==> design.v <==
module timer_peripheral (
    input wire clk,
    input wire reset_n,
    input wire [15:0] addr,
    input wire [31:0] data_in,
    output reg [31:0] data_out,
    input wire write_enable,
    input wire read_enable,
    output reg interrupt,
    input wire interrupt_ack,
    output wire ready,
    output wire [7:0] timer_count
);
    reg [7:0] count_reg;
    reg [7:0] load_value;
    reg timer_enable;
    reg interrupt_enable;
    reg interrupt_flag;
    reg [15:0] prescaler;
    reg [15:0] prescaler_counter;
    localparam TIMER_COUNT_REG = 16'h0000;   
    localparam TIMER_LOAD_REG  = 16'h0004;   
    localparam TIMER_CTRL_REG  = 16'h0008;   
    localparam TIMER_CLEAR_REG = 16'h000C;   
    localparam TIMER_STATUS_REG = 16'h0010;  
    assign ready = 1'b1;
    assign timer_count = count_reg;
    always @(posedge clk or negedge reset_n) begin
        if (!reset_n) begin
            count_reg <= 8'h0F;            
            load_value <= 8'h0F;
            timer_enable <= 1'b1;          
            interrupt_enable <= 1'b1;      
            interrupt_flag <= 1'b0;
            prescaler <= 16'h00FF;         
            prescaler_counter <= 16'h0000;
            interrupt <= 1'b0;
            data_out <= 32'h00000000;
        end else begin
            if (timer_enable) begin
                if (prescaler_counter >= prescaler) begin
                    prescaler_counter <= 16'h0000;
                    if (count_reg == 8'h00) begin
                        interrupt_flag <= 1'b1;
                        if (interrupt_enable) begin
                            interrupt <= 1'b1;
                        end
                        count_reg <= load_value;  
                    end else begin
                        count_reg <= count_reg - 1'b1;
                    end
                end else begin
                    prescaler_counter <= prescaler_counter + 1'b1;
                end
            end
            if (interrupt_ack) begin
                interrupt <= 1'b0;
                interrupt_flag <= 1'b0;
            end
            if (read_enable) begin
                case (addr)
                    TIMER_COUNT_REG: begin
                        data_out <= {24'h000000, count_reg};
                    end
                    TIMER_LOAD_REG: begin
                        data_out <= {24'h000000, load_value};
                    end
                    TIMER_CTRL_REG: begin
                        data_out <= {30'h00000000, interrupt_enable, timer_enable};
                    end
                    TIMER_STATUS_REG: begin
                        data_out <= {31'h00000000, interrupt_flag};
                    end
                    default: begin
                        data_out <= 32'h00000000;
                    end
                endcase
            end else if (write_enable) begin
                case (addr)
                    TIMER_LOAD_REG: begin
                        load_value <= data_in[7:0];
                    end
                    TIMER_CTRL_REG: begin
                        timer_enable <= data_in[0];
                        interrupt_enable <= data_in[1];
                    end
                    TIMER_CLEAR_REG: begin
                        if (data_in[0]) begin
                            interrupt <= 1'b0;
                            interrupt_flag <= 1'b0;
                        end
                    end
                    default: begin
                    end
                endcase
                data_out <= 32'h00000000;
            end else begin
                data_out <= 32'h00000000;
            end
        end
    end
endmodule
module led_gpio_peripheral (
    input wire clk,
    input wire reset_n,
    input wire [15:0] addr,
    input wire [31:0] data_in,
    output reg [31:0] data_out,
    input wire write_enable,
    input wire read_enable,
    output reg [7:0] led_out,
    output wire ready
);
    reg [7:0] led_data_reg;
    reg [7:0] led_direction_reg;   
    reg [7:0] led_input_reg;       
    localparam LED_DATA_REG = 16'h0000;       
    localparam LED_DIR_REG  = 16'h0004;       
    localparam LED_INPUT_REG = 16'h0008;      
    assign ready = 1'b1;
    always @(posedge clk or negedge reset_n) begin
        if (!reset_n) begin
            led_data_reg <= 8'h00;
            led_direction_reg <= 8'hFF;     
            led_out <= 8'h00;
            data_out <= 32'h00000000;
            led_input_reg <= 8'h00;
        end else begin
            led_out <= led_data_reg & led_direction_reg;
            if (read_enable) begin
                case (addr)
                    LED_DATA_REG: begin
                        data_out <= {24'h000000, led_data_reg};
                    end
                    LED_DIR_REG: begin
                        data_out <= {24'h000000, led_direction_reg};
                    end
                    LED_INPUT_REG: begin
                        data_out <= {24'h000000, led_out};
                    end
                    default: begin
                        data_out <= 32'h00000000;
                    end
                endcase
            end else if (write_enable) begin
                case (addr)
                    LED_DATA_REG: begin
                        led_data_reg <= data_in[7:0];
                    end
                    LED_DIR_REG: begin
                        led_direction_reg <= data_in[7:0];
                    end
                    default: begin
                    end
                endcase
                data_out <= 32'h00000000;
            end else begin
                data_out <= 32'h00000000;
            end
        end
    end
endmodule
module memory_peripheral (
    input wire clk,
    input wire reset_n,
    input wire [15:0] addr,
    input wire [31:0] data_in,
    output reg [31:0] data_out,
    input wire write_enable,
    input wire read_enable,
    output wire ready
);
    reg [31:0] ram_memory [0:63];
    reg [5:0] ram_addr;
    integer i;   
    assign ready = 1'b1;
    always @(*) begin
        ram_addr = addr[7:2];   
    end
    always @(posedge clk or negedge reset_n) begin
        if (!reset_n) begin
            data_out <= 32'h00000000;
            for (i = 0; i < 64; i = i + 1) begin
                ram_memory[i] <= 32'h00000000;
            end
        end else begin
            if (write_enable) begin
                ram_memory[ram_addr] <= data_in;
                data_out <= 32'h00000000;   
            end else if (read_enable) begin
                data_out <= ram_memory[ram_addr];
            end else begin
                data_out <= 32'h00000000;
            end
        end
    end
    wire [31:0] mem_loc_0 = ram_memory[0];
    wire [31:0] mem_loc_1 = ram_memory[1];
    wire [31:0] mem_loc_2 = ram_memory[2];
    wire [31:0] mem_loc_3 = ram_memory[3];
endmodule
module soc_top (
    input wire clk,
    input wire reset_n,
    input wire [31:0] cpu_addr,
    input wire [31:0] cpu_data_out,
    input wire cpu_write_enable,
    input wire cpu_read_enable,
    input wire cpu_interrupt_ack,
    output wire [31:0] cpu_data_in,
    output wire [7:0] led_out,
    output wire timer_interrupt,
    output wire [7:0] timer_count,
    output wire [31:0] ram_data_out,
    output wire [7:0] ram_addr_debug
);
    wire timer_select;
    wire led_select;
    wire ram_select;
    wire [31:0] timer_data_out;
    wire timer_ready;
    wire [31:0] led_data_out;
    wire led_ready;
    wire [31:0] ram_data_out_int;
    wire ram_ready;
    assign timer_select = (cpu_addr[31:16] == 16'h4000);   
    assign led_select   = (cpu_addr[31:16] == 16'h4001);   
    assign ram_select   = (cpu_addr[31:16] == 16'h2000);   
    assign cpu_data_in = timer_select ? timer_data_out :
                        led_select   ? led_data_out :
                        ram_select   ? ram_data_out_int :
                        32'h00000000;
    timer_peripheral timer_inst (
        .clk(clk),
        .reset_n(reset_n),
        .addr(cpu_addr[15:0]),
        .data_in(cpu_data_out),
        .data_out(timer_data_out),
        .write_enable(cpu_write_enable & timer_select),
        .read_enable(cpu_read_enable & timer_select),
        .interrupt(timer_interrupt),
        .interrupt_ack(cpu_interrupt_ack),
        .ready(timer_ready),
        .timer_count(timer_count)
    );
    led_gpio_peripheral led_inst (
        .clk(clk),
        .reset_n(reset_n),
        .addr(cpu_addr[15:0]),
        .data_in(cpu_data_out),
        .data_out(led_data_out),
        .write_enable(cpu_write_enable & led_select),
        .read_enable(cpu_read_enable & led_select),
        .led_out(led_out),
        .ready(led_ready)
    );
    memory_peripheral ram_inst (
        .clk(clk),
        .reset_n(reset_n),
        .addr(cpu_addr[15:0]),
        .data_in(cpu_data_out),
        .data_out(ram_data_out_int),
        .write_enable(cpu_write_enable & ram_select),
        .read_enable(cpu_read_enable & ram_select),
        .ready(ram_ready)
    );
    assign ram_data_out = ram_data_out_int;
    assign ram_addr_debug = cpu_addr[7:0];
endmodule
==> run.sh <==
#!/bin/bash
# the make line also repeats each setting of config.mk as NAME=value (left out here)
make -C /OpenROAD-flow-scripts/flow DESIGN_CONFIG=/design/flow/config.mk WORK_HOME=/design/flow/orfs CLKGATE_MAP_FILE= finish
==> config.mk <==
export PLATFORM = sky130hd
export DESIGN_NAME = soc_top
export DESIGN_NICKNAME = soc_top
export VERILOG_FILES = /design/flow/design.v
export SDC_FILE = /design/flow/constraint.sdc
export NUM_CORES = 4
export LEC_CHECK = 0
export CAP_MARGIN = 20
export CELL_PAD_IN_SITES_GLOBAL_PLACEMENT = 0
export CORE_ASPECT_RATIO = 1.05
export CORE_MARGIN = 2
export CORE_UTILIZATION = 72
export CTS_CLUSTER_SIZE = 58
export MIN_ROUTING_LAYER = met1
export SETUP_SLACK_MARGIN = 1.18
export SLEW_MARGIN = 20
export TNS_END_PERCENT = 40
==> constraint.sdc <==
create_clock -name core_clock -period 4.07 [get_ports {clk}]
set_input_delay 0.8140 -clock core_clock [delete_from_list [all_inputs] [get_ports {clk}]]
set_output_delay 0.8140 -clock core_clock [all_outputs]
set_load 0.01 [all_outputs]
==> flow_summary.ini, run 1 <==
; flow metrics
[outcome]
status = timing/DRC/antenna clean

[run]
cap_violations = 0
tool_warnings = 45

[synthesis]
ys_area_sq_um = 93600
ys_async_sr_fraction_pct = 100.0
synth_nets = 6932
ys.flops = 2156
yosysWarnings = 4
synthMuxAreaShare_pct = 25.64
synthTopCellsByCount = 2,138 x dfrtp_1, 1,800 x mux2_1, 790 x a22oi_1
logic_family = multiplexers
ys_seq_share_pct = 57.66
synth_xor_xnor_area_share_pct = 0.03743
ys_types = 65
yosys.area.top_type = dfrtp_1
synth.cellmix.compoundShare_pct = 8.584
avgSynthCellArea_sq_um = 13.64
simple_gate_share_pct = 4.769
synth_top_area_share_pct = 57.16
synth_area_sq_um = 93600
ys_cells = 6860
synthTopCellsByArea = dfrtp_1 57%, mux2_1 22%, a22oi_1 6.3%
synth_adder_area_share_pct = 0.04010
ff_type = dfrtp_1
synth_cells = 6860
top_cell = dfrtp_1
edf_count = 0

[power_and_ir_drop]
comb-power_mw = 1.45
power-top-group = sequential cells
p_clk_share_pct = 46.2
pwr.group.clock_mw = 19.6
ir_worst_vdd_uv = 514.0
p_int_mw = 32.79
power.density_nw_per_um2 = 389.4
seqPwrFrac_pct = 50.4
seq_power_mw = 21.4
p_sw_mw = 9.738
leakage_nw = 56.66
power_frac_comb_pct = 3.4
total_power_mw = 42.53
netSwitchingFraction_pct = 22.90

[placed_design]
portBuffers = 157
place_area_sq_um = 101300
hpwl_mm = 228.6
numPlacedInstances = 8570
gp_congestion = 0.9811

[worst_setup_path]
cp_num_buf_inv = 7
critPathMaxStageDelay_ps = 220
crit_slowest_cell = clkdlybuf4s15_1
worstReg2RegEnd = timer_inst.interrupt
startpoint = cpu_addr[17]
rrSetupSlack_ps = 1680
rr_startpoint = timer_inst.prescaler_counter[12]
path_depth = 11
ff2ff_path_depth = 6
worstPathArrival_ps = 2700
critPathTopFamily = buffers and inverters
crit_path_end_kind = primary output
path_cells = clkdlybuf4s15_1 -> nor4_4 -> nand4b_1 -> buf_4 -> nor4_4 -> buf_6 -> buf_12 -> buf_16 -> a222oi_1 -> inv_1 -> buf_6
crit_type = input port to primary output
crit_required_ps = 3260
critical_path.endpoint = cpu_data_in[6]
worst_setup_path_start_kind = input port
crit_fanout = 8

[clock_tree]
cts.sinks = 2156
root_buffer = clkbuf_16
clockBufferDepth = 3
cts_buffers = 206
clock_latency_ps = 890
cts_tree = yes
htree_levels = 4
cts.reportedPaths.clkPinSlew_ps = 60

[finish]
layout.nets = 7184
area_growth_syn_to_layout_pct = 16.66
n_fill_cell = 6633
final_area_sq_um = 109200
layout.cells.non_filler = 9024

[die]
rows = 135
die_y_microns = 373.5
die_w_microns = 355.9
coreArea_sq_um = 129000
dieArea_sq_um = 132900
io_pins = 158
fp-utilization_pct = 72.53

[final_timing]
finalSetupTns_ps = 0
tightest_slew_ps = 1201
finalClockPeriodUsage_pct = 86.22
max_freq_ghz = 0.2850
hold_violations = 0
relSlewSlack_pct = 19.90
rsz0062_at_grt = yes
fin_skew_ps = 36.65
slew_viol_final = 0
min_period_ps = 3509
setup_viol = 0

[detailed_routing]
drt_iter0_markers = 12620
vias = 72000
dr.pass1.iters = 9
via_per_inst = 7.979
wl_per_cell_microns = 42.28
drc = 0
ant_nets = 0
wirelength_mm = 381.5

[min_path]
whs_endpoint = ram_inst.ram_memory[57][26]
min_from = ram_inst.ram_memory[57][26]
holdCritPathClass = register to register
hold_path_depth = 1

[global_route]
grt_pass1_wl_mm = 529.8
grt_pass1_vias = 71610
grt_max_degree = 112
overflow = 0
grtUsageTotal_pct = 57.39
antenna_found_initial = 23
## final cells by class
| class | instances | area, sq um | area share [%] |
|---|---|---|---|
| inverter | 13 | 48.80 | 0.04469 |
| clock buffer | 312 | 6158 | 5.640 |
| timing repair buffer | 743 | 8690 | 7.957 |
| clock inverter | 67 | 709.4 | 0.6497 |
| tap | 1712 | 2142 | 1.962 |
| sequential | 2156 | 53970 | 49.43 |
| multi-input combinational | 3992 | 37410 | 34.25 |
| antenna | 29 | 72.57 | 0.06646 |
## per-layer routing
layer  track usage, %  vias to the layer above  wire length, microns  share of wire [%]
li1                 -                    26040                     -                  -
met1            69.84                    36320                123600                 32
met2            76.50                     7110                153100                 40
met3            27.24                     2507                 62250                 16
met4            48.95                       25                 42160                 11
met5            1.091                        -                   427               0.11
## through the flow
step,hold WS [ps],worst slack (ps),util [%]
detailed placement,472.5,-192.4,78.49
finish,485.0,561.0,84.62
global placement,464.7,-395.3,78.46
global route,493.4,447.7,84.57
CTS,485.4,823.7,84.29
floorplan,455.7,1145,-
## what timing repair did
action                     in CTS  in global routing
buffers inserted               26                 12
pin swaps                      22                 11
hold endpoints to repair       15                  0
setup endpoints to repair    1582                107
hold buffers                    1                  0
gates cloned                    5                  1
resized                       291                 48
==> run 2, diff against run 1 <==
- CELL_PAD_IN_SITES_GLOBAL_PLACEMENT: 0 -> 3
- CORE_ASPECT_RATIO: 1.05 -> 0.56
- CORE_UTILIZATION: 72 -> 46
- CTS_CLUSTER_SIZE: 58 -> unset
- PLACE_DENSITY_LB_ADDON: unset -> 0.14
- SETUP_SLACK_MARGIN: 1.18 -> unset
- clock period: 4.07 -> 6.01 ns (I/O delays scaled with it)
==> run 2 against run 1 <==
Against the previous run: global-route usage is 16 points lower; non-clock buffer count is 187 lower; first-iteration DRC count is 8.7% lower; sequential power is 32% lower; count of clock-buffer cells in the layout is 7 higher; cell count is 8.3% higher; final area is 2.2% lower; combinational power is 35% lower; die area is 56% higher.
==> flow_summary.ini, run 2 <==
; flow metrics
[final_timing]
relSlewSlack_pct = 15.53
finalClockPeriodUsage_pct = 82.50
max_freq_ghz = 0.2017
slew_viol_final = 0
min_period_ps = 4958
worst_hold_slack_ps = 267.0
fin_skew_ps = 29.28
setup_viol = 0
finalSetupTns_ps = 0
rsz0062_at_grt = no
hold_violations = 0
tightest_slew_ps = 1235

[die]
fp-utilization_pct = 46.46
rows = 123
die_y_microns = 341.6
dieArea_sq_um = 207300
die_w_microns = 606.8
io_pins = 158
coreArea_sq_um = 201500

[finish]
n_fill_cell = 16900
area_growth_syn_to_layout_pct = 14.04
layout.nets = 6998

[global_route]
grtUsageTotal_pct = 41.24
grt_max_degree = 152
grt_pass1_wl_mm = 578.8
antenna_found_initial = 57
overflow = 0
grt_pass1_vias = 64470

[synthesis]
avgSynthCellArea_sq_um = 13.64
ys_cells = 6860
ys_async_sr_fraction_pct = 100.0
simple_gate_share_pct = 4.769
ys_types = 65
ys.flops = 2156
synthTopCellsByArea = dfrtp_1 57%, mux2_1 22%, a22oi_1 6.3%
synth_area_sq_um = 93600
synth_nets = 6932
top_cell = dfrtp_1
yosysWarnings = 4
edf_count = 0
logic_family = multiplexers
synthMuxAreaShare_pct = 25.64
ys_seq_share_pct = 57.66
synth_top_area_share_pct = 57.16
synth_adder_area_share_pct = 0.04010
synth.cellmix.compoundShare_pct = 8.584
synthTopCellsByCount = 2,138 x dfrtp_1, 1,800 x mux2_1, 790 x a22oi_1
ff_type = dfrtp_1
yosys.area.top_type = dfrtp_1
synth_xor_xnor_area_share_pct = 0.03743
synth_cells = 6860
ys_area_sq_um = 93600

[run]
tool_warnings = 49
cap_violations = 0

[worst_setup_path]
critPathTopFamily = simple AND/OR/NAND/NOR gates
startpoint = cpu_addr[22]
path_cells = clkdlybuf4s50_1 -> nor4_1 -> nand4b_1 -> nor4_4 -> buf_12 -> and2_1 -> clkdlybuf4s50_1
cp_common_cell = clkdlybuf4s50_1
crit_path_end_kind = primary output
crit_required_ps = 4810
critPathMaxStageDelay_ps = 550
worst_setup_path_start_kind = input port
crit_slowest_cell = clkdlybuf4s50_1
rr_startpoint = ram_inst.ram_memory[22][10]
path_depth = 7
worstReg2RegEnd = ram_inst.data_out[10]
crit_fanout = 29
ff2ff_path_depth = 5
rrSetupSlack_ps = 3330
cp_num_buf_inv = 3
crit_type = input port to primary output
worstPathArrival_ps = 3760
critical_path.endpoint = cpu_data_in[17]

[min_path]
holdCritPathClass = input port to asynchronous set/reset pin

[outcome]
status = timing/DRC/antenna clean

[clock_tree]
cts_tree = yes
clockBufferDepth = 4
cts_hold_buf = 0
clock_latency_ps = 880
cts_buffers = 208
postCtsSetupBuffers = 0
cts.reportedPaths.clkPinSlew_ps = 60
root_buffer = clkbuf_16
cts-resized-gates = 0
htree_levels = 4
cts.sinks = 2156

[power_and_ir_drop]
p_sw_mw = 6.787
netSwitchingFraction_pct = 23.64
power-top-group = sequential cells
p_int_mw = 21.92
ir_worst_vdd_uv = 217.3
power.density_nw_per_um2 = 268.9
pwr.group.clock_mw = 13.3
comb-power_mw = 0.947
leakage_nw = 55.42
p_clk_share_pct = 46.2
seqPwrFrac_pct = 50.5
power_frac_comb_pct = 3.3
total_power_mw = 28.70
seq_power_mw = 14.5

[placed_design]
hpwl_mm = 262.3
portBuffers = 157
gp_congestion = 0.9148

[detailed_routing]
drt_iter0_markers = 11520
drc = 0
dr.pass1.iters = 8
vias = 68340
via_per_inst = 6.991
wirelength_mm = 430.5
wl_per_cell_microns = 44.04
ant_nets = 0
run 2: cell type report:
| cell class | count | area (sq um) | area share (%) |
|---|---|---|---|
| Sequential cell | 2156 | 53970 | 50.56 |
| Multi-Input combinational cell | 3991 | 37250 | 34.90 |
| Clock buffer | 319 | 6223 | 5.830 |
| Timing Repair Buffer | 556 | 5510 | 5.162 |
| Tap cell | 2687 | 3362 | 3.150 |
| Clock inverter | 45 | 356.6 | 0.3341 |
| Inverter | 13 | 48.80 | 0.04571 |
| Antenna cell | 8 | 20.02 | 0.01875 |
run 2: per-layer routing:
metal	track usage [%]	part of all wire, %	vias to the layer above	wire, microns
li1	-	-	25650	-
met1	62.48	43	36940	185700
met2	54.45	39	4870	167900
met3	13.33	14	871	58370
met4	14.93	4.3	14	18320
met5	0	0.020	-	86
run 2: per-stage QoR:
stage | cell area [sq um] | instances | util, % | setup slack [ps]
3_5_place_dp | 100100 | 9402 | 49.69 | 609.6
2_1_floorplan | 93600 | 6860 | - | 2251
4_1_cts | 106700 | 9766 | 52.95 | 1026
6_report | 106700 | 9775 | 52.99 | 1052
5_1_grt | 106700 | 9768 | 52.98 | 960.8
3_3_place_gp | 100000 | 9400 | 49.66 | 722.3
==> run 3, diff against run 2 <==
- ABC_AREA: unset -> 1
- CAP_MARGIN: 20 -> 0
- CELL_PAD_IN_SITES_DETAIL_PLACEMENT: unset -> 1
- CORE_ASPECT_RATIO: 0.56 -> unset
- CORE_MARGIN: 2 -> 3
- CORE_UTILIZATION: 46 -> 35
- CTS_CLUSTER_DIAMETER: unset -> 338
- GPL_TIMING_DRIVEN: unset -> 1
- MIN_ROUTING_LAYER: met1 -> met2
- PLACE_DENSITY_LB_ADDON: 0.14 -> 0.28
- SETUP_SLACK_MARGIN: unset -> -0.1
- TNS_END_PERCENT: 40 -> 90
- clock period: 6.01 -> 9.53 ns (I/O delays scaled with it)
==> run 3 against run 2 <==
Against the previous run: still clean; synthesized cell count is 74% higher; synthesized area increased by 3.8%; die area rose by 37%; critical path depth up 1; first-iteration DRC count is 56% higher; clock skew increased by 18 ps; sequential share of layout area decreased by 1.3 points; utilization down 13 points; critical path type unchanged; critical endpoint is now cpu_data_in[5]; largest cell class unchanged.
==> flow_summary.ini, run 3 <==
; flow metrics
[synthesis]
synthTopCellsByArea = dfrtp_1 55%, nand2_1 15%, o21ai_0 8.1%
synth_adder_area_share_pct = 0.03863
ys.flops = 2156
edf_count = 0
avgSynthCellArea_sq_um = 8.127
ys_seq_share_pct = 55.55
synth_xor_xnor_area_share_pct = 0.03606
synthTopCellsByCount = 3,818 x nand2_1, 2,138 x dfrtp_1, 1,573 x o21ai_0
logic_family = simple AND/OR/NAND/NOR gates
synth_cells = 11960
yosysWarnings = 4
synth_area_sq_um = 97160
simple_gate_share_pct = 28.14
ff_type = dfrtp_1
synth_top_area_share_pct = 55.07
ys_cells = 11960
synthMuxAreaShare_pct = 0
synth.cellmix.compoundShare_pct = 11.24
synth_nets = 12030
ys_async_sr_fraction_pct = 100.0
ys_area_sq_um = 97160
yosys.area.top_type = dfrtp_1
top_cell = nand2_1
ys_types = 44

[final_timing]
finalClockPeriodUsage_pct = 76.34
slew_viol_final = 0
tightest_slew_ps = 1303
max_freq_ghz = 0.1374
min_period_ps = 7276
hold_violations = 0
worst_hold_slack_ps = 478.5
setup_viol = 0
relSlewSlack_pct = 12.81
finalSetupTns_ps = 0
rsz0062_at_grt = no
fin_skew_ps = 47.23

[power_and_ir_drop]
seqPwrFrac_pct = 45.1
p_int_mw = 15.18
pwr.group.clock_mw = 10.3
p_clk_share_pct = 50.6
comb-power_mw = 0.877
ir_worst_vdd_uv = 134.6
netSwitchingFraction_pct = 25.17
power.density_nw_per_um2 = 185.2
power-top-group = the clock network
seq_power_mw = 9.16
power_frac_comb_pct = 4.3
leakage_nw = 52.48
p_sw_mw = 5.106

[detailed_routing]
drc = 0
vias = 118000
wirelength_mm = 392.5
ant_nets = 0
drt_iter0_markers = 17990
via_per_inst = 7.667
wl_per_cell_microns = 25.50
dr.pass1.iters = 9

[clock_tree]
clockBufferDepth = 4
clock_latency_ps = 900
postCtsSetupBuffers = 0
root_buffer = clkbuf_16
htree_levels = 5
cts.reportedPaths.clkPinSlew_ps = 60
cts_tree = yes
cts-resized-gates = 0
cts_hold_buf = 0
cts_buffers = 268
cts.sinks = 2156

[placed_design]
numPlacedInstances = 14900
gp_congestion = 0.7884
hpwl_mm = 208.2
portBuffers = 157

[global_route]
grt_max_degree = 158
grtUsageTotal_pct = 40.22
grt_pass1_wl_mm = 582.0
overflow = 0
grt_pass1_vias = 128100
antenna_found_initial = 0

[worst_setup_path]
worst_setup_path_start_kind = input port
crit_path_end_kind = primary output
worstPathArrival_ps = 5370
critPathTopFamily = simple AND/OR/NAND/NOR gates
rr_startpoint = ram_inst.ram_memory[14][4]
cp_common_cell = clkdlybuf4s50_1
rrSetupSlack_ps = 6510
path_cells = clkdlybuf4s50_1 -> or2_1 -> nor4_4 -> nand2_4 -> inv_1 -> nand2_1 -> nand3_1 -> clkdlybuf4s50_1
crit_required_ps = 7620
worstReg2RegEnd = ram_inst.data_out[4]
cp_num_buf_inv = 3
path_depth = 8
crit_type = input port to primary output
critical_path.endpoint = cpu_data_in[5]
startpoint = cpu_addr[19]
ff2ff_path_depth = 8
crit_slowest_cell = nor4_4
crit_fanout = 27
critPathMaxStageDelay_ps = 690

[die]
coreArea_sq_um = 274800
dieArea_sq_um = 283900
rows = 192
fp-utilization_pct = 35.35
io_pins = 158
die_w_microns = 532.9
die_y_microns = 532.9

[finish]
area_growth_syn_to_layout_pct = 12.74
layout.cells.non_filler = 15390
layout.nets = 11560
comb_area_sq_um = 38580
seq_area_sq_um = 53970
n_fill_cell = 32350
final_util_pct = 39.86

[min_path]
holdCritPathClass = register to register
whs_endpoint = timer_inst.prescaler_counter[7]
hold_path_depth = 1
min_from = timer_inst.prescaler_counter[7]

[outcome]
status = timing/DRC/antenna clean

[run]
tool_warnings = 101
cap_violations = 0
[run 3: cell type report]
class                           count  area share [%]
Sequential cell                  2156           49.28
Inverter                          156          0.5506
Timing Repair Buffer              307           2.957
Clock inverter                     30          0.2445
Clock buffer                      423           7.467
Tap cell                         3686           4.210
Multi-Input combinational cell   8600           35.22
Antenna cell                       31         0.07082
[run 3: through the flow]
step                      instance area [sq um]  worst slack (ps)  total power, mW
after floorplan                           97160              4452            9.609
after global placement                   100800              2318            10.14
after detailed placement                 100800              2286            10.15
after CTS                                109200              2286            20.21
after global routing                     109500              2011            20.77
final                                    109500              2254            20.29
[run 3: metal layers]
metal	GRT usage [%]	vias up	wire length (microns)
met5	13.50	-	3667
met3	54.78	2940	163500
met1	-	41050	0
li1	-	38210	-
met2	46.74	35710	191100
met4	8.117	77	34230
==> run 4, diff against run 3 <==
- ABC_AREA: 1 -> unset
- CAP_MARGIN: 0 -> 20
- CELL_PAD_IN_SITES_DETAIL_PLACEMENT: 1 -> unset
- CELL_PAD_IN_SITES_GLOBAL_PLACEMENT: 3 -> 2
- CORE_MARGIN: 3 -> 10
- CORE_UTILIZATION: 35 -> 68
- CTS_CLUSTER_DIAMETER: 338 -> 111
- MAX_ROUTING_LAYER: unset -> met4
- MIN_ROUTING_LAYER: met2 -> unset
- PLACE_DENSITY_LB_ADDON: 0.28 -> 0.04
- SETUP_SLACK_MARGIN: -0.1 -> -0.13
- TNS_END_PERCENT: 90 -> 5
- clock period: 9.53 -> 6.12 ns (I/O delays scaled with it)
==> run 4 against run 3 <==
Against the previous run: the flow now stops in 3_1_place_gp_skip_io; synthesized area fell by 3.7%; synthesized cell count decreased by 43%; die area shrank 46%.
==> flow_summary.ini, run 4 <==
; physical design summary
[outcome]
status = did not finish
lastStage = 3_1_place_gp_skip_io
firstError = [ERROR FLW-0024] Place density exceeds 1.0 (current PLACE_DENSITY_LB_ADDON =  0.04). Please check if the value of  PLACE_DENSITY_LB_ADDON is between 0 and 0.99.

[synthesis]
synth_adder_area_share_pct = 0.04010
simple_gate_share_pct = 4.769
ys_area_sq_um = 93600
avgSynthCellArea_sq_um = 13.64
synth_cells = 6860
synth_nets = 6932
synthTopCellsByCount = 2,138 x dfrtp_1, 1,800 x mux2_1, 790 x a22oi_1
synth_top_area_share_pct = 57.16
ys.flops = 2156
ff_type = dfrtp_1
edf_count = 0
yosys.area.top_type = dfrtp_1
synthMuxAreaShare_pct = 25.64
logic_family = multiplexers
ys_seq_share_pct = 57.66
ys_types = 65
synth.cellmix.compoundShare_pct = 8.584
ys_cells = 6860
yosysWarnings = 4
ys_async_sr_fraction_pct = 100.0
synth_xor_xnor_area_share_pct = 0.03743
synth_area_sq_um = 93600
top_cell = dfrtp_1
synthTopCellsByArea = dfrtp_1 57%, mux2_1 22%, a22oi_1 6.3%

[die]
fp-utilization_pct = 68.25
coreArea_sq_um = 137200
die_y_microns = 391.0
rows = 136
die_w_microns = 391.0
dieArea_sq_um = 152900
==> run 5, diff against run 4 <==
- CELL_PAD_IN_SITES_GLOBAL_PLACEMENT: 2 -> 0
- CORE_ASPECT_RATIO: unset -> 1.05
- CORE_MARGIN: 10 -> 2
- CORE_UTILIZATION: 68 -> 72
- CTS_CLUSTER_DIAMETER: 111 -> 190
- CTS_CLUSTER_SIZE: unset -> 14
- GPL_TIMING_DRIVEN: 1 -> unset
- MAX_ROUTING_LAYER: met4 -> unset
- MIN_ROUTING_LAYER: unset -> met1
- PLACE_DENSITY_LB_ADDON: 0.04 -> 0.01
- SETUP_SLACK_MARGIN: -0.13 -> 1.18
- TNS_END_PERCENT: 5 -> 40
- clock period: 6.12 -> 4.07 ns (I/O delays scaled with it)
==> run 5 against run 4 <==
Against the previous run: the run now finishes clean; synthesized cell count is the same; die area shrank 13%; synthesized area is the same.
==> flow_summary.ini, run 5 <==
; flow metrics
[outcome]
status = timing/DRC/antenna clean

[synthesis]
simple_gate_share_pct = 4.769
ff_type = dfrtp_1
synthTopCellsByArea = dfrtp_1 57%, mux2_1 22%, a22oi_1 6.3%
yosys.area.top_type = dfrtp_1
synth_nets = 6932
synth_xor_xnor_area_share_pct = 0.03743
ys.flops = 2156
synthTopCellsByCount = 2,138 x dfrtp_1, 1,800 x mux2_1, 790 x a22oi_1
ys_types = 65
synth_cells = 6860
ys_area_sq_um = 93600
synth_adder_area_share_pct = 0.04010
logic_family = multiplexers
synth_area_sq_um = 93600
edf_count = 0
ys_async_sr_fraction_pct = 100.0
yosysWarnings = 4
synth_top_area_share_pct = 57.16
top_cell = dfrtp_1
synth.cellmix.compoundShare_pct = 8.584
avgSynthCellArea_sq_um = 13.64
ys_seq_share_pct = 57.66
ys_cells = 6860
synthMuxAreaShare_pct = 25.64

[placed_design]
hpwl_mm = 230.7
dp_slack_ps = -228.8
portBuffers = 157
gp_congestion = 1.001
numPlacedInstances = 8610

[worst_setup_path]
crit_type = input port to primary output
crit_slowest_cell = nor4_4
path_depth = 11
worst_setup_path_start_kind = input port
startpoint = cpu_addr[21]
crit_required_ps = 3260
ff2ff_path_depth = 6
critical_path.endpoint = cpu_data_in[28]
cp_num_buf_inv = 7
rr_startpoint = timer_inst.prescaler_counter[12]
cp_common_cell = buf_6
worstPathArrival_ps = 2620
rrSetupSlack_ps = 1730
critPathMaxStageDelay_ps = 250
crit_fanout = 4
crit_path_end_kind = primary output
critPathTopFamily = buffers and inverters
path_cells = buf_8 -> nor4_4 -> nand4b_1 -> buf_4 -> nor4_4 -> buf_6 -> buf_12 -> buf_12 -> buf_6 -> and2_4 -> buf_6
worstReg2RegEnd = timer_inst.interrupt

[clock_tree]
cts.sinks = 2156
cts_tree = yes
cts_buffers = 171
cts.reportedPaths.clkPinSlew_ps = 70
clockBufferDepth = 3
htree_levels = 4
root_buffer = clkbuf_16
clock_latency_ps = 850

[final_timing]
setup_slack_ps = 632.8
hold_violations = 0
finalClockPeriodUsage_pct = 84.45
max_freq_ghz = 0.2909
tightest_slew_ps = 1186
fin_skew_ps = 23.31
worst_hold_slack_ps = 487.4
finalSetupTns_ps = 0
relSlewSlack_pct = 20.93
min_period_ps = 3437
slew_viol_final = 0
setup_viol = 0
rsz0062_at_grt = yes

[detailed_routing]
vias = 71110
drc = 0
wl_per_cell_microns = 41.92
drt_iter0_markers = 11710
via_per_inst = 8.005
dr.pass1.iters = 13
ant_nets = 0
wirelength_mm = 372.3

[die]
coreArea_sq_um = 129000
die_y_microns = 373.5
die_w_microns = 355.9
fp-utilization_pct = 72.53
io_pins = 158
rows = 135
dieArea_sq_um = 132900

[power_and_ir_drop]
p_int_mw = 29.39
power_frac_comb_pct = 3.8
ir_worst_vdd_uv = 513.7
p_clk_share_pct = 40.1
pwr.group.clock_mw = 15.3
comb-power_mw = 1.44
power.density_nw_per_um2 = 355.9
netSwitchingFraction_pct = 22.98
power-top-group = sequential cells
total_power_mw = 38.16
seqPwrFrac_pct = 56.1
seq_power_mw = 21.4
p_sw_mw = 8.768
leakage_nw = 55.68

[min_path]
holdCritPathClass = register to register
hold_path_depth = 1
min_from = ram_inst.ram_memory[8][7]
whs_endpoint = ram_inst.ram_memory[8][7]

[run]
cap_violations = 0
tool_warnings = 37

[global_route]
overflow = 0
grt_pass1_wl_mm = 521.4
grt_max_degree = 125
antenna_found_initial = 27
grt_pass1_vias = 70830
grtUsageTotal_pct = 56.26

[finish]
comb_area_sq_um = 37520
layout.cells.non_filler = 8883
area_growth_syn_to_layout_pct = 14.53
seq_area_sq_um = 53970
layout.nets = 7192
n_fill_cell = 6992
-- run 5: routing by layer --
metal	part of all wire, %	GRT usage (%)	routed length [microns]	up-vias
li1	-	-	-	25900
met1	33	69.92	123000	36190
met2	40	75.79	150400	6814
met3	16	25.71	60970	2171
met4	10	44.42	37600	30
met5	0.10	1.382	387	-
-- run 5: layout make-up --
class | instances | area share (%)
flip-flops and latches | 2156 | 50.35
multi-input cells | 3994 | 35.00
repair buffers | 784 | 8.314
clock buffers | 191 | 4.161
well taps | 1712 | 1.998
clock inverters | 7 | 0.07469
diodes | 26 | 0.06069
inverters | 13 | 0.04552
-- run 5: what timing repair did --
| item | 4_1_cts | 5_1_grt |
|---|---|---|
| hold endpoints to repair | 0 | 3 |
| resized | 312 | 51 |
| cloned | 5 | 2 |
| pin swaps | 26 | 8 |
| hold buffers | 0 | 1 |
| endpoints found under the setup margin | 1863 | 235 |
| buffers inserted | 31 | 9 |
-- run 5: through the flow --
step                      utilization [%]  cell area, sq um
final                               83.08            107200
after global routing                83.03            107200
after CTS                           82.72            106700
after detailed placement            78.62            101500
after global placement              78.61            101500
after floorplan                         -             93610
==> run 6, diff against run 5 <==
- CELL_PAD_IN_SITES_GLOBAL_PLACEMENT: 0 -> unset
- CORE_ASPECT_RATIO: 1.05 -> unset
- CORE_UTILIZATION: 72 -> 26
- CTS_CLUSTER_DIAMETER: 190 -> unset
- CTS_CLUSTER_SIZE: 14 -> unset
- MIN_ROUTING_LAYER: met1 -> unset
- PLACE_DENSITY: unset -> 0.5
- PLACE_DENSITY_LB_ADDON: 0.01 -> unset
- SETUP_SLACK_MARGIN: 1.18 -> unset
- TNS_END_PERCENT: 40 -> unset
- clock period: 4.07 -> 13.6 ns (I/O delays scaled with it)
==> run 6 against run 5 <==
Against the previous run: power decreased by 65%; synthesized cell count unchanged; still clean on timing, DRC and antenna; critical path depth fell by 4; wire length increased by 15%; clock power fell by 56%; first-iteration DRC count down 27%.
==> flow_summary.ini, run 6 <==
; flow metrics
[worst_setup_path]
worstReg2RegEnd = ram_inst.data_out[18]
critPathMaxStageDelay_ps = 820
rr_startpoint = ram_inst.ram_memory[48][18]
cp_num_buf_inv = 3
critical_path.endpoint = cpu_data_in[28]
crit_type = input port to primary output
critPathTopFamily = buffers and inverters
crit_required_ps = 10880
cp_common_cell = clkdlybuf4s50_1
startpoint = cpu_addr[22]
worst_setup_path_start_kind = input port
rrSetupSlack_ps = 10720
crit_fanout = 23
path_cells = clkdlybuf4s50_1 -> nor4_1 -> nand4b_1 -> nor4_4 -> buf_4 -> and2_1 -> clkdlybuf4s50_1
ff2ff_path_depth = 5
crit_path_end_kind = primary output
path_depth = 7
worstPathArrival_ps = 6250
crit_slowest_cell = buf_4

[synthesis]
synthMuxAreaShare_pct = 25.64
synth_adder_area_share_pct = 0.04010
synth_area_sq_um = 93600
synthTopCellsByArea = dfrtp_1 57%, mux2_1 22%, a22oi_1 6.3%
ys_cells = 6860
yosysWarnings = 4
ys_types = 65
ys_area_sq_um = 93600
avgSynthCellArea_sq_um = 13.64
ys_async_sr_fraction_pct = 100.0
ff_type = dfrtp_1
synth_top_area_share_pct = 57.16
edf_count = 0
synthTopCellsByCount = 2,138 x dfrtp_1, 1,800 x mux2_1, 790 x a22oi_1
synth.cellmix.compoundShare_pct = 8.584
synth_xor_xnor_area_share_pct = 0.03743
ys.flops = 2156
yosys.area.top_type = dfrtp_1
synth_cells = 6860
top_cell = dfrtp_1
simple_gate_share_pct = 4.769
ys_seq_share_pct = 57.66
logic_family = multiplexers
synth_nets = 6932

[clock_tree]
cts-resized-gates = 0
root_buffer = clkbuf_16
clockBufferDepth = 4
cts_buffers = 236
cts_hold_buf = 0
cts_tree = yes
cts.sinks = 2156
clock_latency_ps = 910
htree_levels = 4
postCtsSetupBuffers = 0
cts.reportedPaths.clkPinSlew_ps = 60

[power_and_ir_drop]
p_sw_mw = 3.122
power-top-group = the clock network
comb-power_mw = 0.392
netSwitchingFraction_pct = 23.11
ir_worst_vdd_uv = 99.17
p_int_mw = 10.38
power_frac_comb_pct = 2.9
total_power_mw = 13.51
leakage_nw = 54.88
power.density_nw_per_um2 = 124.5
pwr.group.clock_mw = 6.70
seq_power_mw = 6.41
p_clk_share_pct = 49.6
seqPwrFrac_pct = 47.5

[final_timing]
finalSetupTns_ps = 0
relSlewSlack_pct = 17.76
max_freq_ghz = 0.1114
tightest_slew_ps = 1222
min_period_ps = 8973
hold_violations = 0
fin_skew_ps = 78.94
rsz0062_at_grt = no
setup_viol = 0
slew_viol_final = 0
finalClockPeriodUsage_pct = 65.98

[min_path]
hold_path_depth = 1
whs_endpoint = ram_inst.ram_memory[1][2]
holdCritPathClass = register to register
min_from = ram_inst.ram_memory[1][2]

[detailed_routing]
wl_per_cell_microns = 36.48
drt_iter0_markers = 8522
via_per_inst = 5.632
dr.pass1.iters = 6
drc = 0
vias = 66110
ant_nets = 0
wirelength_mm = 428.3

[die]
coreArea_sq_um = 358700
io_pins = 158
rows = 220
dieArea_sq_um = 364800
die_w_microns = 604.0
fp-utilization_pct = 26.10
die_y_microns = 604.0

[placed_design]
numPlacedInstances = 11290
portBuffers = 157
hpwl_mm = 236.6
place_area_sq_um = 100300
gp_congestion = 0.8327

[run]
cap_violations = 0
tool_warnings = 68

[global_route]
grt_pass1_vias = 65640
grt_pass1_wl_mm = 579.2
overflow = 0
antenna_found_initial = 62
grtUsageTotal_pct = 22.95
grt_max_degree = 171

[finish]
area_growth_syn_to_layout_pct = 15.87
layout.nets = 6828
final_area_sq_um = 108500
layout.cells.non_filler = 11740

[outcome]
status = timing/DRC/antenna clean
run 6: per-layer routing:
layer  track usage [%]  vias to the layer above  share of wire [%]
li1                  -                    25340                  -
met5                 0                        -              0.023
met1             30.79                    36140                 41
met4             11.57                       16                5.8
met3             5.197                     1050                9.4
met2             34.63                     3571                 44
run 6: through the flow:
step	util [%]	setup slack [ps]	hold slack [ps]
6_report	30.24	4627	484.1
3_5_place_dp	27.97	4565	472.5
5_1_grt	30.23	4480	487.5
4_1_cts	30.20	4555	485.6
2_1_floorplan	-	6805	455.7
3_3_place_gp	27.95	4515	464.7
run 6: final cells by class:
cell class              instances  area [sq um]
diodes                         13         32.53
flip-flops and latches       2156         53970
repair buffers                358          3168
well taps                    4773          5972
clock buffers                 362          7103
multi-input cells            3991         37270
clock inverters                73         887.1
inverters                      13         48.80
fillers                     35820        250200
==> run 7, diff against run 6 <==
- CAP_MARGIN: 20 -> 5
- CORE_UTILIZATION: 26 -> 72
- CTS_CLUSTER_DIAMETER: unset -> 30
- CTS_CLUSTER_SIZE: unset -> 37
- PLACE_DENSITY: 0.5 -> 0.65
- SETUP_SLACK_MARGIN: unset -> 1.17
- TNS_END_PERCENT: unset -> 5
- clock period: 13.6 -> 4.06 ns (I/O delays scaled with it)
==> run 7 against run 6 <==
Against the previous run: critical path depth up 6; global-route usage up 42 points; via count up 22%; cell count down 19%; synthesized area unchanged; clock power rose to 5.3 times the previous value; clock skew down 12 ps; worst hold slack worse by 19 ps; die area down 64%; final area up 8.6%; utilization up 61 points; largest cell class unchanged.
==> flow_summary.ini, run 7 <==
; flow metrics
[final_timing]
rsz0062_at_grt = yes
max_freq_ghz = 0.2846
finalClockPeriodUsage_pct = 86.55
hold_violations = 0
min_period_ps = 3514
tightest_slew_ps = 1231
slew_viol_final = 0
setup_viol = 0
fin_skew_ps = 67.13
finalSetupTns_ps = 0
worst_hold_slack_ps = 465.0
relSlewSlack_pct = 17.91

[synthesis]
ys_seq_share_pct = 57.66
ys_types = 65
simple_gate_share_pct = 4.769
ys_cells = 6860
ys_async_sr_fraction_pct = 100.0
synthTopCellsByArea = dfrtp_1 57%, mux2_1 22%, a22oi_1 6.3%
synth_top_area_share_pct = 57.16
synth_nets = 6932
ys.flops = 2156
yosys.area.top_type = dfrtp_1
synth_area_sq_um = 93600
yosysWarnings = 4
synth_xor_xnor_area_share_pct = 0.03743
synth_cells = 6860
synthMuxAreaShare_pct = 25.64
avgSynthCellArea_sq_um = 13.64
ff_type = dfrtp_1
edf_count = 0
synthTopCellsByCount = 2,138 x dfrtp_1, 1,800 x mux2_1, 790 x a22oi_1
synth.cellmix.compoundShare_pct = 8.584
logic_family = multiplexers
synth_adder_area_share_pct = 0.04010
ys_area_sq_um = 93600
top_cell = dfrtp_1

[power_and_ir_drop]
power_frac_comb_pct = 2.6
power-top-group = the clock network
seqPwrFrac_pct = 36.8
p_clk_share_pct = 60.6
p_sw_mw = 13.32
comb-power_mw = 1.52
ir_worst_vdd_uv = 566.7
netSwitchingFraction_pct = 22.75
p_int_mw = 45.23
power.density_nw_per_um2 = 497.1
leakage_nw = 60.98
seq_power_mw = 21.5
pwr.group.clock_mw = 35.5

[clock_tree]
clockBufferDepth = 4
cts_buffers = 414
htree_levels = 5
root_buffer = clkbuf_16
clock_latency_ps = 990
cts_tree = yes
cts.reportedPaths.clkPinSlew_ps = 50
cts.sinks = 2156

[detailed_routing]
via_per_inst = 8.474
dr.pass1.iters = 15
ant_nets = 0
vias = 80910
wl_per_cell_microns = 45.16
drc = 0
drt_iter0_markers = 16220
wirelength_mm = 431.2

[placed_design]
portBuffers = 157
gp_congestion = 1.010
hpwl_mm = 239.3

[worst_setup_path]
crit_path_end_kind = primary output
path_depth = 13
crit_required_ps = 3250
crit_slowest_cell = nor4_4
rr_startpoint = ram_inst.ram_memory[29][13]
worstReg2RegEnd = ram_inst.data_out[13]
startpoint = cpu_addr[18]
cp_common_cell = buf_6
rrSetupSlack_ps = 1290
crit_type = input port to primary output
ff2ff_path_depth = 5
cp_num_buf_inv = 9
path_cells = buf_6 -> nor4_2 -> nand4b_1 -> nor4_4 -> buf_6 -> buf_6 -> buf_6 -> buf_12 -> buf_16 -> buf_6 -> buf_8 -> and2_4 -> buf_6
crit_fanout = 4
critPathTopFamily = simple AND/OR/NAND/NOR gates
critical_path.endpoint = cpu_data_in[17]
worstPathArrival_ps = 2700
worst_setup_path_start_kind = input port
critPathMaxStageDelay_ps = 330

[outcome]
status = timing/DRC/antenna clean

[finish]
final_util_pct = 91.08
area_growth_syn_to_layout_pct = 25.83
layout.nets = 7479
n_fill_cell = 4646

[min_path]
hold_path_depth = 2
whs_endpoint = timer_inst.timer_enable
min_from = cpu_data_out[0]
holdCritPathClass = input port to register

[global_route]
grt_pass1_vias = 79590
overflow = 0
grt_max_degree = 123
antenna_found_initial = 62
grt_pass1_wl_mm = 593.3
grtUsageTotal_pct = 64.66

[die]
io_pins = 158
dieArea_sq_um = 132900
rows = 132
die_w_microns = 364.6
fp-utilization_pct = 72.38
coreArea_sq_um = 129300
die_y_microns = 364.6

[run]
cap_violations = 0
tool_warnings = 58
==> run 7: routing by layer <==
metal / GRT usage (%) / part of all wire [%] / vias to the layer above
met2: 81.35 / 38 / 10470
met1: 73.81 / 31 / 39610
met4: 57.45 / 12 / 60
li1: - / - / 26870
met5: 0.8715 / 0.17 / -
met3: 42.81 / 19 / 3896
==> run 7: per-stage QoR <==
step | instance area (sq um) | total power, mW | setup WS (ps) | std cells
final | 117800 | 58.55 | 546.3 | 9548
after global routing | 117600 | 59.31 | 473.7 | 9480
after CTS | 117300 | 57.98 | 502.1 | 9456
after detailed placement | 102400 | 23.27 | -239.6 | 8689
after global placement | 102400 | 23.25 | -288.3 | 8689
after floorplan | 93610 | 22.26 | 1139 | 6860
==> run 7: timing repair <==
action                     in CTS  in global routing
pin swaps                      11                  9
resized                       187                 47
buffers inserted               19                 17
gates cloned                    4                  3
setup endpoints to repair    1586                173
hold endpoints to repair       30                  0
hold buffers                    1                  0
==> run 7: final cells by class <==
| cell class | count | area [sq um] | share of cell area [%] |
|---|---|---|---|
| clock buffers | 509 | 11310 | 9.601 |
| repair buffers | 830 | 9746 | 8.274 |
| inverters | 13 | 48.80 | 0.04143 |
| multi-input cells | 3992 | 37360 | 31.72 |
| clock inverters | 234 | 2984 | 2.534 |
| well taps | 1742 | 2180 | 1.850 |
| flip-flops and latches | 2156 | 53970 | 45.82 |
| diodes | 72 | 180.2 | 0.1530 |
==> run 8, diff against run 7 <==
- CAP_MARGIN: 5 -> 20
- CTS_CLUSTER_DIAMETER: 30 -> 354
- CTS_CLUSTER_SIZE: 37 -> 14
- PLACE_DENSITY: 0.65 -> unset
- PLACE_DENSITY_LB_ADDON: unset -> 0.0
- SETUP_SLACK_MARGIN: 1.17 -> 1.21
- TNS_END_PERCENT: 5 -> unset
==> run 8 against run 7 <==
Against the previous run: the run now fails in 5_1_grt; synthesized area unchanged; die area unchanged; synthesized cell count unchanged.
==> flow_summary.ini, run 8 <==
; physical design summary
[die]
die_w_microns = 364.6
io_pins = 158
coreArea_sq_um = 129300
rows = 132
dieArea_sq_um = 132900
fp-utilization_pct = 72.38
die_y_microns = 364.6

[synthesis]
ys_seq_share_pct = 57.66
synth_adder_area_share_pct = 0.04010
ys_area_sq_um = 93600
synth_cells = 6860
ys_types = 65
simple_gate_share_pct = 4.769
ys_cells = 6860
edf_count = 0
logic_family = multiplexers
synth_nets = 6932
ff_type = dfrtp_1
synth.cellmix.compoundShare_pct = 8.584
synthTopCellsByCount = 2,138 x dfrtp_1, 1,800 x mux2_1, 790 x a22oi_1
yosys.area.top_type = dfrtp_1
synthMuxAreaShare_pct = 25.64
top_cell = dfrtp_1
yosysWarnings = 4
synthTopCellsByArea = dfrtp_1 57%, mux2_1 22%, a22oi_1 6.3%
synth_top_area_share_pct = 57.16
synth_area_sq_um = 93600
avgSynthCellArea_sq_um = 13.64
synth_xor_xnor_area_share_pct = 0.03743
ys_async_sr_fraction_pct = 100.0
ys.flops = 2156

[outcome]
status = did not finish
firstError = [ERROR GRT-0116] Global routing finished with congestion. Check the congestion regions in the DRC Viewer.
lastStage = 5_1_grt

[clock_tree]
clockBufferDepth = 3
htree_levels = 4
cts.sinks = 2156
root_buffer = clkbuf_16
cts_buffers = 171

[placed_design]
numPlacedInstances = 8664
hpwl_mm = 235.0
portBuffers = 157
gp_congestion = 1.036

[global_route]
grtUsageTotal_pct = 90.64
overflow = 1276
[run 8: metal layers]
metal / GRT usage [%] / GRT overflow
met5: 74.73 / 28
met3: 85.10 / 155
met4: 88.39 / 439
met1: 90.60 / 150
met2: 97.58 / 504
[run 8: metrics by stage]
stage	setup TNS, ps	setup WS (ps)	utilization [%]	area [sq um]	total power, mW
after floorplan	0	1139	-	93680	22.26
after global placement	-7665	-177.0	78.83	101900	23.19
after detailed placement	-290.3	-109.3	78.84	102000	23.22
after CTS	0	714.1	93.61	121100	38.11
[run 8: repair_timing]
action / in CTS
resized: 1836
endpoints found under the hold margin: 42
setup endpoints to repair: 2133
setup buffers: 247
pin swaps: 50
hold buffers: 1
gates cloned: 180
==> run 9, diff against run 8 <==
- CORE_UTILIZATION: 72 -> 67
- CTS_CLUSTER_DIAMETER: 354 -> unset
- CTS_CLUSTER_SIZE: 14 -> 54
- PLACE_DENSITY: unset -> 0.61
- PLACE_DENSITY_LB_ADDON: 0.0 -> unset
- SETUP_SLACK_MARGIN: 1.21 -> unset
- clock period: 4.06 -> 4.64 ns (I/O delays scaled with it)
==> run 9 against run 8 <==
Against the previous run: now clean on timing, DRC and antenna; die area increased by 7.4%; synthesized area unchanged; synthesized cell count unchanged.
==> flow_summary.ini, run 9 <==
; flow metrics
[worst_setup_path]
worst_setup_path_start_kind = input port
crit_slowest_cell = clkdlybuf4s50_1
path_cells = clkdlybuf4s50_1 -> nor4_1 -> nand4b_1 -> nor4_4 -> buf_4 -> and2_1 -> clkdlybuf4s50_1
rr_startpoint = ram_inst.ram_memory[12][17]
path_depth = 7
ff2ff_path_depth = 6
startpoint = cpu_addr[22]
critPathMaxStageDelay_ps = 530
crit_path_end_kind = primary output
crit_type = input port to primary output
critPathTopFamily = buffers and inverters
rrSetupSlack_ps = 1990
worstPathArrival_ps = 3460
worstReg2RegEnd = ram_inst.data_out[17]
crit_required_ps = 3710
cp_common_cell = clkdlybuf4s50_1
critical_path.endpoint = cpu_data_in[29]
crit_fanout = 14
cp_num_buf_inv = 3

[power_and_ir_drop]
power-top-group = sequential cells
p_clk_share_pct = 47.1
total_power_mw = 37.78
ir_worst_vdd_uv = 324.3
p_sw_mw = 8.554
seqPwrFrac_pct = 49.8
p_int_mw = 29.23
power.density_nw_per_um2 = 353.6
leakage_nw = 55.51
pwr.group.clock_mw = 17.8
comb-power_mw = 1.20
netSwitchingFraction_pct = 22.64
seq_power_mw = 18.8
power_frac_comb_pct = 3.2

[detailed_routing]
via_per_inst = 7.730
dr.pass1.iters = 10
drc = 0
wl_met1_mm = 132.0
drt_iter0_markers = 11030
wl_per_cell_microns = 41.77
met2_length_mm = 152.9
wirelength_mm = 378.5
top_layer = met5
met3_length_mm = 58.80
ant_nets = 0
vias = 70050

[synthesis]
edf_count = 0
synth_adder_area_share_pct = 0.04010
synth_nets = 6932
synth_xor_xnor_area_share_pct = 0.03743
ys_types = 65
ys_area_sq_um = 93600
top_cell = dfrtp_1
ys_seq_share_pct = 57.66
synth_area_sq_um = 93600
logic_family = multiplexers
yosys.area.top_type = dfrtp_1
ys_cells = 6860
avgSynthCellArea_sq_um = 13.64
synth_top_area_share_pct = 57.16
ff_type = dfrtp_1
synth_cells = 6860
simple_gate_share_pct = 4.769
yosysWarnings = 4
ys_async_sr_fraction_pct = 100.0
synthMuxAreaShare_pct = 25.64
synth.cellmix.compoundShare_pct = 8.584
synthTopCellsByCount = 2,138 x dfrtp_1, 1,800 x mux2_1, 790 x a22oi_1
ys.flops = 2156
synthTopCellsByArea = dfrtp_1 57%, mux2_1 22%, a22oi_1 6.3%

[final_timing]
min_period_ps = 4389
fin_skew_ps = 33.01
slew_viol_final = 0
relSlewSlack_pct = 20.36
setup_viol = 0
finalSetupTns_ps = 0
rsz0062_at_grt = no
tightest_slew_ps = 1195
max_freq_ghz = 0.2278
setup_slack_ps = 251.1
hold_violations = 0
finalClockPeriodUsage_pct = 94.59

[die]
fp-utilization_pct = 67.33
dieArea_sq_um = 142700
coreArea_sq_um = 139000
die_w_microns = 377.8
rows = 137
die_y_microns = 377.8
io_pins = 158

[clock_tree]
cts.sinks = 2156
postCtsSetupBuffers = 0
cts_buffers = 212
cts_tree = yes
cts.reportedPaths.clkPinSlew_ps = 60
clock_latency_ps = 870
root_buffer = clkbuf_16
cts-resized-gates = 0
clockBufferDepth = 3
htree_levels = 4
cts_hold_buf = 0

[min_path]
holdCritPathClass = input port to asynchronous set/reset pin

[global_route]
grt_pass1_vias = 67870
overflow = 0
grt_max_degree = 140
grtUsageTotal_pct = 53.36
grt_pass1_wl_mm = 524.5
antenna_found_initial = 20

[finish]
area_growth_syn_to_layout_pct = 14.16
layout.nets = 7065
layout.cells.non_filler = 9061
n_fill_cell = 8667

[placed_design]
numPlacedInstances = 8655
hpwl_mm = 230.3
portBuffers = 157
dp_slack_ps = 148.1
gp_congestion = 0.9554

[outcome]
status = timing/DRC/antenna clean

[run]
cap_violations = 0
tool_warnings = 58
## run 9: through the flow
step,hold WS (ps),instance area [sq um],utilization (%)
3_3_place_gp,464.9,99680,71.70
3_5_place_dp,472.5,99680,71.70
6_report,75.15,106900,76.87
5_1_grt,93.48,106800,76.83
4_1_cts,133.5,106800,76.81
2_1_floorplan,455.7,93600,-
## run 9: routing by layer
metal | up-vias | GRT usage [%]
li1 | 25780 | -
met1 | 36200 | 68.43
met2 | 6164 | 71.97
met3 | 1877 | 23.01
met4 | 29 | 38.83
met5 | - | 1.029
## run 9: cell type report
class	instances	area, sq um	area share, %
antenna	24	60.06	0.05620
clock buffer	322	6314	5.908
clock inverter	60	783.3	0.7330
inverter	13	48.80	0.04567
multi-input combinational	3991	37070	34.69
sequential	2156	53970	50.51
tap	1876	2347	2.197
timing repair buffer	619	6264	5.862
==> run 10, diff against run 9 <==
- CORE_UTILIZATION: 67 -> 72
- CTS_CLUSTER_DIAMETER: unset -> 58
- CTS_CLUSTER_SIZE: 54 -> 37
- PLACE_DENSITY: 0.61 -> 0.35
- SETUP_SLACK_MARGIN: unset -> 1.18
- clock period: 4.64 -> 4.06 ns (I/O delays scaled with it)
==> run 10 against run 9 <==
Against the previous run: the run now fails in 5_1_grt; synthesized cell count unchanged; die area fell by 6.9%; synthesized area unchanged.
==> flow_summary.ini, run 10 <==
; physical design summary
[synthesis]
avgSynthCellArea_sq_um = 13.64
synthTopCellsByCount = 2,138 x dfrtp_1, 1,800 x mux2_1, 790 x a22oi_1
ys_area_sq_um = 93600
synth.cellmix.compoundShare_pct = 8.584
synth_adder_area_share_pct = 0.04010
synth_cells = 6860
ys_cells = 6860
yosys.area.top_type = dfrtp_1
yosysWarnings = 4
ys_seq_share_pct = 57.66
synth_area_sq_um = 93600
ff_type = dfrtp_1
synth_nets = 6932
synthTopCellsByArea = dfrtp_1 57%, mux2_1 22%, a22oi_1 6.3%
synth_top_area_share_pct = 57.16
synthMuxAreaShare_pct = 25.64
simple_gate_share_pct = 4.769
ys.flops = 2156
ys_async_sr_fraction_pct = 100.0
synth_xor_xnor_area_share_pct = 0.03743
edf_count = 0
top_cell = dfrtp_1
logic_family = multiplexers
ys_types = 65

[placed_design]
hpwl_mm = 237.1
gp_congestion = 1.004
portBuffers = 157

[clock_tree]
cts.sinks = 2156
root_buffer = clkbuf_16
cts_hold_buf = 0
cts_buffers = 144
clockBufferDepth = 3
htree_levels = 4

[outcome]
firstError = [ERROR GRT-0116] Global routing finished with congestion. Check the congestion regions in the DRC Viewer.
status = did not finish
lastStage = 5_1_grt

[die]
die_w_microns = 364.6
dieArea_sq_um = 132900
rows = 132
coreArea_sq_um = 129300
io_pins = 158
fp-utilization_pct = 72.38
die_y_microns = 364.6

[global_route]
overflow = 722
grtUsageTotal_pct = 87.57
[run 10: what timing repair did]
item                       in CTS
pin swaps                      43
gates cloned                  176
gates resized                1777
setup endpoints to repair    2103
hold endpoints to repair        0
buffers inserted              216
[run 10: metrics by stage]
stage	instance area [sq um]	util [%]	cells	total power, mW	setup slack [ps]
4_1_cts	120600	93.24	9309	39.04	758.7
3_5_place_dp	102000	78.86	8663	23.25	-380.4
3_3_place_gp	102000	78.86	8663	23.23	-511.8
2_1_floorplan	93630	-	6860	22.26	1139
[run 10: routing by layer]
metal / GRT overflow / track usage, %
met1: 48 / 87.90
met2: 293 / 95.70
met3: 84 / 81.34
met4: 291 / 83.83
met5: 6 / 67.72
==> run 11, diff against run 10 <==
- CTS_CLUSTER_DIAMETER: 58 -> 30
- CTS_CLUSTER_SIZE: 37 -> 13
- PLACE_DENSITY: 0.35 -> unset
- PLACE_DENSITY_LB_ADDON: unset -> 0.2
- SETUP_SLACK_MARGIN: 1.18 -> 1.17
- SLEW_MARGIN: 20 -> 40
- clock period: 4.06 -> 4.08 ns (I/O delays scaled with it)
==> run 11 against run 10 <==
Against the previous run: the flow again stops in 5_1_grt; die area unchanged; synthesized cell count is the same; synthesized area unchanged.
==> flow_summary.ini, run 11 <==
; physical design summary
[placed_design]
place_area_sq_um = 101600
portBuffers = 157
gp_congestion = 1.013
numPlacedInstances = 8645
dp_slack_ps = -171.2
hpwl_mm = 233.9

[synthesis]
ys_cells = 6860
ys.flops = 2156
synth_xor_xnor_area_share_pct = 0.03743
top_cell = dfrtp_1
simple_gate_share_pct = 4.769
synth_top_area_share_pct = 57.16
ys_async_sr_fraction_pct = 100.0
ys_types = 65
synthMuxAreaShare_pct = 25.64
avgSynthCellArea_sq_um = 13.64
logic_family = multiplexers
ys_seq_share_pct = 57.66
yosysWarnings = 4
ys_area_sq_um = 93600
edf_count = 0
synthTopCellsByCount = 2,138 x dfrtp_1, 1,800 x mux2_1, 790 x a22oi_1
yosys.area.top_type = dfrtp_1
synth.cellmix.compoundShare_pct = 8.584
synth_area_sq_um = 93600
ff_type = dfrtp_1
synth_cells = 6860
synthTopCellsByArea = dfrtp_1 57%, mux2_1 22%, a22oi_1 6.3%
synth_adder_area_share_pct = 0.04010
synth_nets = 6932

[die]
coreArea_sq_um = 129300
rows = 132
fp-utilization_pct = 72.38
dieArea_sq_um = 132900
die_w_microns = 364.6
io_pins = 158
die_y_microns = 364.6

[global_route]
overflow = 208
grtUsageTotal_pct = 87.21

[outcome]
firstError = [ERROR GRT-0232] Routing congestion too high. Check the congestion heatmap in the GUI.
status = did not finish
lastStage = 5_1_grt

[clock_tree]
clockBufferDepth = 4
htree_levels = 5
root_buffer = clkbuf_16
cts.sinks = 2156
cts_buffers = 409
==> run 11: routing by layer <==
metal  GRT usage [%]  GRT overflow
met5           69.28             3
met4           84.43            94
met3           81.87            18
met2           94.78            73
met1           86.87            20
==> run 11: what timing repair did <==
item	CTS
pin swaps	18
setup endpoints to repair	404
setup buffers	29
endpoints found under the hold margin	63
cloned	9
resized	273
hold buffers	1
==> run 12, diff against run 11 <==
- CELL_PAD_IN_SITES_GLOBAL_PLACEMENT: unset -> 0
- CORE_ASPECT_RATIO: unset -> 0.56
- CORE_UTILIZATION: 72 -> 70
- CTS_CLUSTER_DIAMETER: 30 -> unset
- CTS_CLUSTER_SIZE: 13 -> 58
- MIN_ROUTING_LAYER: unset -> met1
- PLACE_DENSITY_LB_ADDON: 0.2 -> unset
- SETUP_SLACK_MARGIN: 1.17 -> unset
- SLEW_MARGIN: 40 -> 20
- TNS_END_PERCENT: unset -> 40
- clock period: 4.08 -> 4.07 ns (I/O delays scaled with it)
==> run 12 against run 11 <==
Against the previous run: now clean on timing, DRC and antenna; synthesized cell count did not move; die area up 2.9%; synthesized area is the same.
==> flow_summary.ini, run 12 <==
; flow metrics
[synthesis]
avgSynthCellArea_sq_um = 13.64
ys.flops = 2156
ys_types = 65
synth.cellmix.compoundShare_pct = 8.584
synthMuxAreaShare_pct = 25.64
ys_seq_share_pct = 57.66
yosysWarnings = 4
synthTopCellsByArea = dfrtp_1 57%, mux2_1 22%, a22oi_1 6.3%
simple_gate_share_pct = 4.769
synth_xor_xnor_area_share_pct = 0.03743
ys_area_sq_um = 93600
ff_type = dfrtp_1
logic_family = multiplexers
edf_count = 0
synth_top_area_share_pct = 57.16
synth_area_sq_um = 93600
synth_cells = 6860
yosys.area.top_type = dfrtp_1
top_cell = dfrtp_1
ys_cells = 6860
synth_adder_area_share_pct = 0.04010
ys_async_sr_fraction_pct = 100.0
synthTopCellsByCount = 2,138 x dfrtp_1, 1,800 x mux2_1, 790 x a22oi_1
synth_nets = 6932

[final_timing]
hold_violations = 0
fin_skew_ps = 32.36
max_freq_ghz = 0.2475
tightest_slew_ps = 1203
finalSetupTns_ps = 0
setup_slack_ps = 29.58
worst_hold_slack_ps = 484.6
slew_viol_final = 0
finalClockPeriodUsage_pct = 99.27
relSlewSlack_pct = 19.80
min_period_ps = 4040
setup_viol = 0

[finish]
area_growth_syn_to_layout_pct = 15.33
layout.nets = 7154
final_util_pct = 81.32
layout.cells.non_filler = 9069
n_fill_cell = 7484
final_area_sq_um = 108000

[detailed_routing]
ant_nets = 0
dr.pass1.iters = 8
drc = 0
wirelength_mm = 390.5
wl_per_cell_microns = 43.06
via_per_inst = 8.008
vias = 72630
drt_iter0_markers = 13260

[worst_setup_path]
rrSetupSlack_ps = 1450
cp_common_cell = buf_4
ff2ff_path_depth = 6
crit_required_ps = 3260
rr_startpoint = ram_inst.ram_memory[56][14]
startpoint = cpu_addr[22]
critical_path.endpoint = cpu_data_in[0]
path_depth = 11
crit_fanout = 5
crit_slowest_cell = clkdlybuf4s50_1
crit_path_end_kind = primary output
crit_type = input port to primary output
worstPathArrival_ps = 3230
worst_setup_path_start_kind = input port
worstReg2RegEnd = ram_inst.data_out[14]
path_cells = clkdlybuf4s50_1 -> nor4_2 -> nand4b_1 -> buf_4 -> buf_4 -> nor4_4 -> buf_4 -> buf_4 -> a222oi_1 -> inv_1 -> clkdlybuf4s50_1
cp_num_buf_inv = 7
critPathTopFamily = buffers and inverters
critPathMaxStageDelay_ps = 530

[power_and_ir_drop]
power.density_nw_per_um2 = 380.9
p_int_mw = 31.61
seq_power_mw = 21.4
leakage_nw = 56.00
netSwitchingFraction_pct = 23.14
p_sw_mw = 9.514
comb-power_mw = 1.44
power-top-group = sequential cells
p_clk_share_pct = 44.4
seqPwrFrac_pct = 52.1
total_power_mw = 41.12
ir_worst_vdd_uv = 451.7
power_frac_comb_pct = 3.5
pwr.group.clock_mw = 18.3

[die]
rows = 100
dieArea_sq_um = 136800
fp-utilization_pct = 70.51
die_w_microns = 492.7
io_pins = 158
die_y_microns = 277.6
coreArea_sq_um = 132800

[placed_design]
portBuffers = 157
dp_slack_ps = -304.2
hpwl_mm = 244.0
gp_congestion = 1.028
place_area_sq_um = 101500
numPlacedInstances = 8678

[global_route]
grt_pass1_vias = 69580
grt_max_degree = 131
overflow = 0
antenna_found_initial = 35
grt_pass1_wl_mm = 539.0
grtUsageTotal_pct = 57.00

[min_path]
min_from = ram_inst.ram_memory[12][7]
hold_path_depth = 1
holdCritPathClass = register to register
whs_endpoint = ram_inst.ram_memory[12][7]

[clock_tree]
clockBufferDepth = 3
htree_levels = 4
cts_buffers = 182
cts_tree = yes
cts.reportedPaths.clkPinSlew_ps = 60
root_buffer = clkbuf_16
cts.sinks = 2156
clock_latency_ps = 840

[run]
cap_violations = 0
tool_warnings = 58

[outcome]
status = timing/DRC/antenna clean
-- run 12: routing by layer --
| metal | global-route usage [%] | wire (microns) |
|---|---|---|
| met1 | 75.55 | 137100 |
| met2 | 69.15 | 145200 |
| met3 | 34.17 | 76380 |
| met4 | 37.16 | 31330 |
| met5 | 1.847 | 456 |
-- run 12: area by class of cell --
class	instances	area [sq um]	area share, %
sequential	2156	53970	50.00
tap	1785	2233	2.069
multi-input combinational	3991	37070	34.34
inverter	13	48.80	0.04520
timing repair buffer	738	8347	7.732
antenna	55	137.6	0.1275
clock inverter	52	691.9	0.6410
clock buffer	279	5451	5.050
-- run 12: what timing repair did --
action                                  CTS  global route
buffers inserted                          0             2
hold buffers                              1             0
gates cloned                              0             1
pin swaps                                 1             2
hold endpoints to repair                 27             0
endpoints found under the setup margin    1            32
gates resized                             0             6
Power and IR drop assume default switching activity.
